// c6502
module c6502
(
    input               clock,
    input               ce,
    input               reset_n,
    output      [15:0]  address,
    input       [ 7:0]  in,
    output reg  [ 7:0]  out,
    output reg          we
);
clock: 4.18 ns
lec_check: 0
abc_area: 1
cap_margin: 20
core_margin: 2
core_utilization: 72
cts_cluster_diameter: 355
cts_cluster_size: 99
place_density_lb_addon: 0.01
slew_margin: 20
run.sh (not shown) runs the stock make flow with config.mk's settings and CLKGATE_MAP_FILE=.
==> next run, changes <==
ABC_AREA = default   (was 1)
CTS_CLUSTER_DIAMETER = default   (was 355)
CTS_CLUSTER_SIZE = 72   (was 99)
PLACE_DENSITY_LB_ADDON = 0.0   (was 0.01)
SETUP_SLACK_MARGIN = 2.04   (was default)
clock period = 6.99 ns   (was 4.18 ns; I/O delays follow)
After rerunning: The changed run went through all stages and came out clean; synthesized area is about the same; clock-buffer cell count drops by 1; critical path depth climbs by 3; cell area drops by 4.1%; die area hardly moves; routed wire length drops by about 9%; sequential power drops by about 40%; via count drops by about 10%.
==> next run, changes <==
TNS_END_PERCENT = 5   (was default)
The new run passed the timing, DRC and antenna checks.
Register-to-register slack gets worse by 0.11 ns.
Design area is about the same.
Setup slack gets worse by 0.23 ns.
Routed wire length goes up slightly.
Global-route usage barely changes.
Synthesized area does not change.
Hold slack is about the same.
Clock skew hardly moves.
Total power goes down slightly.
Synthesized cell count is unchanged.
Cell count stays the same.
==> next run, changes <==
ABC_AREA = 1   (was default)
CAP_MARGIN = 0   (was 20)
CTS_CLUSTER_SIZE = default   (was 72)
PLACE_DENSITY_LB_ADDON = 0.01   (was 0.0)
SETUP_SLACK_MARGIN = 1.18   (was 2.04)
clock period = 4.02 ns   (was 6.99 ns; I/O delays follow)
This time the run stopped in 5_1_grt. Die size barely changes. Synthesized cell count came out higher by about a fifth. Synthesized area hardly moves.
==> next run, changes <==
ABC_AREA = 0   (was 1)
CTS_CLUSTER_DIAMETER = 355   (was default)
CTS_CLUSTER_SIZE = 99   (was default)
SETUP_SLACK_MARGIN = default   (was 1.18)
TNS_END_PERCENT = 15   (was 5)
clock period = 4.18 ns   (was 4.02 ns; I/O delays follow)
What happened: This time the run finished but fails on negative setup slack. Area after synthesis barely changes. Die area hardly moves. Synthesized cell count goes down by 16%.

c6502 again, from the RTL that the note above started with.
==> flow/config.mk <==
export PLATFORM = sky130hd
export DESIGN_NAME = c6502
export DESIGN_NICKNAME = c6502
export VERILOG_FILES = /design/flow/design.v
export SDC_FILE = /design/flow/constraint.sdc
export NUM_CORES = 4
export LEC_CHECK = 0
export CAP_MARGIN = 20
export CORE_MARGIN = 7
export CORE_UTILIZATION = 36
export CTS_CLUSTER_DIAMETER = 197
export GPL_ROUTABILITY_DRIVEN = 0
export SETUP_SLACK_MARGIN = -0.02
export SLEW_MARGIN = 30
export TNS_END_PERCENT = 20
==> flow/constraint.sdc <==
create_clock -name core_clock -period 4.98 [get_ports {clock}]
set_input_delay 0.9960 -clock core_clock [delete_from_list [all_inputs] [get_ports {clock}]]
set_output_delay 0.9960 -clock core_clock [all_outputs]
set_load 0.01 [all_outputs]
Then changed:
--- a/flow/config.mk
+++ b/flow/config.mk
@@ -10,6 +10,2 @@
-export CORE_UTILIZATION = 36
-export CTS_CLUSTER_DIAMETER = 197
-export GPL_ROUTABILITY_DRIVEN = 0
-export SETUP_SLACK_MARGIN = -0.02
-export SLEW_MARGIN = 30
-export TNS_END_PERCENT = 20
+export CORE_UTILIZATION = 40
+export SLEW_MARGIN = 20
==> flow/constraint.sdc (replaced) <==
create_clock -name core_clock -period 9.91 [get_ports {clock}]
set_input_delay 1.9820 -clock core_clock [delete_from_list [all_inputs] [get_ports {clock}]]
set_output_delay 1.9820 -clock core_clock [all_outputs]
set_load 0.01 [all_outputs]
What happened: Die size falls by 9.3%. First-iteration DRC count rises by 21%. Clock-buffer cell count falls by 3. Final cell count falls by 5.8%. Utilization rises by 3.0 points.
Then changed:
--- a/flow/config.mk
+++ b/flow/config.mk
@@ -9 +9 @@
-export CORE_MARGIN = 7
+export CORE_MARGIN = 2
==> flow/constraint.sdc (replaced) <==
create_clock -name core_clock -period 7.24 [get_ports {clock}]
set_input_delay 1.4480 -clock core_clock [delete_from_list [all_inputs] [get_ports {clock}]]
set_output_delay 1.4480 -clock core_clock [all_outputs]
set_load 0.01 [all_outputs]
Outcome: The changed run went through all stages and came out clean. Design area decreases by about 0.47%. Sequential share of layout area is about the same. Power came out higher by 33%. Worst setup slack gets worse by 1.8 ns. Area after synthesis stays the same.

Setup of v17:
Starting RTL as in the previous note.
// c6502
module c6502
(
    input               clock,
    input               ce,
    input               reset_n,
    output      [15:0]  address,
    input       [ 7:0]  in,
    output reg  [ 7:0]  out,
    output reg          we
);
==> flow/config.mk <==
export PLATFORM = sky130hd
export DESIGN_NAME = c6502
export DESIGN_NICKNAME = c6502
export VERILOG_FILES = /design/flow/design.v
export SDC_FILE = /design/flow/constraint.sdc
export NUM_CORES = 4
export LEC_CHECK = 0
export CAP_MARGIN = 20
export CELL_PAD_IN_SITES_GLOBAL_PLACEMENT = 2
export CORE_ASPECT_RATIO = 0.86
export CORE_MARGIN = 10
export CORE_UTILIZATION = 27
export CTS_CLUSTER_DIAMETER = 117
export CTS_CLUSTER_SIZE = 42
export GPL_ROUTABILITY_DRIVEN = 0
export GPL_TIMING_DRIVEN = 1
export MAX_ROUTING_LAYER = met4
export PLACE_DENSITY_LB_ADDON = 0.19
export SETUP_SLACK_MARGIN = 1.9
export SLEW_MARGIN = 25
export TNS_END_PERCENT = 75
==> flow/constraint.sdc <==
create_clock -name core_clock -period 8.02 [get_ports {clock}]
set_input_delay 1.6040 -clock core_clock [delete_from_list [all_inputs] [get_ports {clock}]]
set_output_delay 1.6040 -clock core_clock [all_outputs]
set_load 0.01 [all_outputs]
Edits applied to the flow inputs when going from v17 to v29:
# v17
export LEC_CHECK = 0
export CAP_MARGIN = 20
export CELL_PAD_IN_SITES_GLOBAL_PLACEMENT = 2
export CORE_ASPECT_RATIO = 0.86
export CORE_MARGIN = 10
export CORE_UTILIZATION = 27
export CTS_CLUSTER_DIAMETER = 117
export CTS_CLUSTER_SIZE = 42
export GPL_ROUTABILITY_DRIVEN = 0
export GPL_TIMING_DRIVEN = 1
export MAX_ROUTING_LAYER = met4
export PLACE_DENSITY_LB_ADDON = 0.19
export SETUP_SLACK_MARGIN = 1.9
export SLEW_MARGIN = 25
export TNS_END_PERCENT = 75
create_clock -name core_clock -period 8.02 [get_ports {clock}]
# v29
export LEC_CHECK = 0
export ABC_AREA = 1
export CAP_MARGIN = 20
export CELL_PAD_IN_SITES_GLOBAL_PLACEMENT = 0
export CORE_MARGIN = 2
export CORE_UTILIZATION = 57
export CTS_CLUSTER_SIZE = 47
export GPL_TIMING_DRIVEN = 1
export MAX_ROUTING_LAYER = met4
export SLEW_MARGIN = 25
export TNS_END_PERCENT = 75
create_clock -name core_clock -period 10.5 [get_ports {clock}]
==> results <==
v29 finished every step from synthesis to the final layout, and the layout passed the timing, DRC and antenna checks. Higher pre-placement core utilization was reported by v29, not v17. met3 wirelength from detailed routing in v29 is about 60% higher than in v17. Count of clock-buffer cells in the layout is lower on v17. Number of nets at floorplan, v29 and v17, higher one = v29. Going from v17 to v29, clock power shows a reduction of 28%, share of cell area taken by flip-flops and latches grew by 0.55 points, final area moved down. Smallest setup slack after layout is higher on v29. Relative to v17, the highest net fanout along the worst path of v29 is higher by 15.
Relative to v29, the following input files were edited for v1:
# v29
export LEC_CHECK = 0
export ABC_AREA = 1
export CAP_MARGIN = 20
export CELL_PAD_IN_SITES_GLOBAL_PLACEMENT = 0
export CORE_MARGIN = 2
export CORE_UTILIZATION = 57
export CTS_CLUSTER_SIZE = 47
export GPL_TIMING_DRIVEN = 1
export MAX_ROUTING_LAYER = met4
export SLEW_MARGIN = 25
export TNS_END_PERCENT = 75
create_clock -name core_clock -period 10.5 [get_ports {clock}]
# v1
export LEC_CHECK = 0
export CAP_MARGIN = 20
export CELL_PAD_IN_SITES_GLOBAL_PLACEMENT = 0
export CORE_MARGIN = 2
export CORE_UTILIZATION = 58
export CTS_CLUSTER_SIZE = 47
export GPL_TIMING_DRIVEN = 1
export MAX_ROUTING_LAYER = met4
export PLACE_DENSITY_LB_ADDON = 0.19
export SLEW_MARGIN = 25
export TNS_END_PERCENT = 75
create_clock -name core_clock -period 5.83 [get_ports {clock}]
[summary]
Diff v29 -> v1: largest fanout of any net on the critical path now smaller; total routed wirelength now sits lower. The relative contribution of the clock network to total power reported for v1 is greater than that of v29 by 1.2 points. Looking at total number of vias, v1 sits below v29. v29 → v1: non-clock buffer contribution to total cell area rose by 1.6 points; total power after layout rose by about 70%. Comparing v1 against v29, there is no change at all in number of buffer and inverter instances along the worst setup path. On cell count: v1 sits below v29.
## Diff of input files: v59 against v1
# v1
export LEC_CHECK = 0
export CAP_MARGIN = 20
export CELL_PAD_IN_SITES_GLOBAL_PLACEMENT = 0
export CORE_MARGIN = 2
export CORE_UTILIZATION = 58
export CTS_CLUSTER_SIZE = 47
export GPL_TIMING_DRIVEN = 1
export MAX_ROUTING_LAYER = met4
export PLACE_DENSITY_LB_ADDON = 0.19
export SLEW_MARGIN = 25
export TNS_END_PERCENT = 75
create_clock -name core_clock -period 5.83 [get_ports {clock}]
# v59
export LEC_CHECK = 0
export CAP_MARGIN = 20
export CORE_MARGIN = 2
export CORE_UTILIZATION = 63
export SLEW_MARGIN = 20
create_clock -name core_clock -period 4.49 [get_ports {clock}]
[summary]
- v59: all stages complete, timing, DRC and antenna checks passed
- When v59 is measured against v1, its number of iterations in the first detailed-routing pass turns out 3 higher.
- In v59, the part of the total power dissipated in sequential elements came out 2.0 points below the value in v1.
- From v1 to v59 the numbers moved as follows: logic area rose by 0.73%, register fraction of the total cell area moved down.
- Against v1, v59 comes in 640 um^2 higher on final area.
- Any difference in clock latency at the later pin of the worst-skew pair between v1 and v59 is small enough to ignore.
- On switching power total, the lower figure sits with v1, not v59.
- NOTE: wire length after detailed routing in v59 exceeds that of v1
- v59 reports a higher met3 track utilization from global routing than v1 does.
- v1 has a lower hold slack than v59.
> inputs changed (v59 -> v9)
# v59
export LEC_CHECK = 0
export CAP_MARGIN = 20
export CORE_MARGIN = 2
export CORE_UTILIZATION = 63
export SLEW_MARGIN = 20
create_clock -name core_clock -period 4.49 [get_ports {clock}]
# v9
export LEC_CHECK = 0
export CAP_MARGIN = 20
export CORE_MARGIN = 7
export CORE_UTILIZATION = 40
export SETUP_SLACK_MARGIN = -0.02
export SLEW_MARGIN = 35
create_clock -name core_clock -period 4.49 [get_ports {clock}]
### Flow results
For v59, the busiest metal layer after global routing was met2, unlike v9, where it was met1.
Delta (v9 minus v59): endpoint arrival time on the critical path now sits higher, final critical path time including I/O delays and setup now sits higher, number of nets still failing antenna checks after routing now sits at about the same level.
Run comparison: v59 highest metal layer with signal wires met4; v9 highest metal layer with signal wires met5
Input changes introduced in v45 (baseline for comparison: v9):
# v9
export LEC_CHECK = 0
export CAP_MARGIN = 20
export CORE_MARGIN = 7
export CORE_UTILIZATION = 40
export SETUP_SLACK_MARGIN = -0.02
export SLEW_MARGIN = 35
create_clock -name core_clock -period 4.49 [get_ports {clock}]
# v45
export LEC_CHECK = 0
export CAP_MARGIN = 20
export CORE_MARGIN = 2
export CORE_UTILIZATION = 40
export SLEW_MARGIN = 20
create_clock -name core_clock -period 10.0 [get_ports {clock}]
### Flow results
- v45: routed wire length is 6.3% lower than what v9 reported.
- Summary of the comparison: longest individual stage delay on the worst path is higher in v45, relative to v9.
- Of v9 and v45, v9 shows the higher headroom to the max-slew limit, with v45 below it.

quartz:
c6502 again, from the RTL that the note above started with.
==> flow/config.mk <==
export PLATFORM = sky130hd
export DESIGN_NAME = c6502
export DESIGN_NICKNAME = c6502
export VERILOG_FILES = /design/flow/design.v
export SDC_FILE = /design/flow/constraint.sdc
export NUM_CORES = 4
export LEC_CHECK = 0
export CAP_MARGIN = 20
export CELL_PAD_IN_SITES_GLOBAL_PLACEMENT = 2
export CORE_MARGIN = 4
export CORE_UTILIZATION = 29
export CTS_CLUSTER_DIAMETER = 163
export CTS_CLUSTER_SIZE = 99
export GPL_TIMING_DRIVEN = 1
export MAX_ROUTING_LAYER = met4
export PLACE_DENSITY_LB_ADDON = 0.19
export SLEW_MARGIN = 25
export TNS_END_PERCENT = 95
==> flow/constraint.sdc <==
create_clock -name core_clock -period 10.7 [get_ports {clock}]
set_input_delay 2.1400 -clock core_clock [delete_from_list [all_inputs] [get_ports {clock}]]
set_output_delay 2.1400 -clock core_clock [all_outputs]
set_load 0.01 [all_outputs]
diff inputs: quartz => cedar
# quartz
export LEC_CHECK = 0
export CAP_MARGIN = 20
export CELL_PAD_IN_SITES_GLOBAL_PLACEMENT = 2
export CORE_MARGIN = 4
export CORE_UTILIZATION = 29
export CTS_CLUSTER_DIAMETER = 163
export CTS_CLUSTER_SIZE = 99
export GPL_TIMING_DRIVEN = 1
export MAX_ROUTING_LAYER = met4
export PLACE_DENSITY_LB_ADDON = 0.19
export SLEW_MARGIN = 25
export TNS_END_PERCENT = 95
create_clock -name core_clock -period 10.7 [get_ports {clock}]
# cedar
export LEC_CHECK = 0
export CAP_MARGIN = 20
export CELL_PAD_IN_SITES_GLOBAL_PLACEMENT = 2
export CORE_ASPECT_RATIO = 0.5
export CORE_MARGIN = 4
export CORE_UTILIZATION = 46
export CTS_CLUSTER_DIAMETER = 283
export CTS_CLUSTER_SIZE = 99
export GPL_TIMING_DRIVEN = 1
export MAX_ROUTING_LAYER = met4
export PLACE_DENSITY = 0.38
export SLEW_MARGIN = 25
export TNS_END_PERCENT = 25
create_clock -name core_clock -period 10.7 [get_ports {clock}]
## What came out
In the final reports, the cell area of cedar is smaller than that of quartz.
When cedar is set beside quartz, its total via count after detailed routing turns out to be 100 larger.
In the final design statistics, cedar uses fewer standard cells in total than quartz.
Setup slack: cedar more than quartz
Between cedar and quartz, the static leakage power figures differ only marginally.
Synthesis-to-layout area growth was higher in the run labelled quartz.
Power of cedar falls short of that of quartz slightly.
Cmp cedar and quartz / number of nets at the end of the flow / lower: cedar
Side by side, register-to-register slack turned out higher in cedar than in quartz.
Looking at final standard cell utilization of the core, cedar sits above quartz.
Inputs modified between cedar and ember:
# cedar
export LEC_CHECK = 0
export CAP_MARGIN = 20
export CELL_PAD_IN_SITES_GLOBAL_PLACEMENT = 2
export CORE_ASPECT_RATIO = 0.5
export CORE_MARGIN = 4
export CORE_UTILIZATION = 46
export CTS_CLUSTER_DIAMETER = 283
export CTS_CLUSTER_SIZE = 99
export GPL_TIMING_DRIVEN = 1
export MAX_ROUTING_LAYER = met4
export PLACE_DENSITY = 0.38
export SLEW_MARGIN = 25
export TNS_END_PERCENT = 25
create_clock -name core_clock -period 10.7 [get_ports {clock}]
# ember
export LEC_CHECK = 0
export ABC_AREA = 1
export CAP_MARGIN = 20
export CELL_PAD_IN_SITES_GLOBAL_PLACEMENT = 2
export CORE_MARGIN = 4
export CORE_UTILIZATION = 28
export CTS_CLUSTER_DIAMETER = 223
export CTS_CLUSTER_SIZE = 99
export GPL_TIMING_DRIVEN = 1
export MAX_ROUTING_LAYER = met4
export PLACE_DENSITY_LB_ADDON = 0.19
export SLEW_MARGIN = 25
export TNS_END_PERCENT = 25
create_clock -name core_clock -period 10.7 [get_ports {clock}]
==> results <==
| clock sink count | ember vs cedar | ≈ equal |. Half-perimeter wire length of the detailed placement result in ember is 31% above cedar. Global-route wire length before repair (ember vs. cedar) increases by more than 10%. For ember, the main logic family after synthesis was simple AND/OR/NAND/NOR gates, unlike cedar, where it was AND-OR/OR-AND gates.
Power figures rest on the tool's default switching activity, not on a simulated workload.
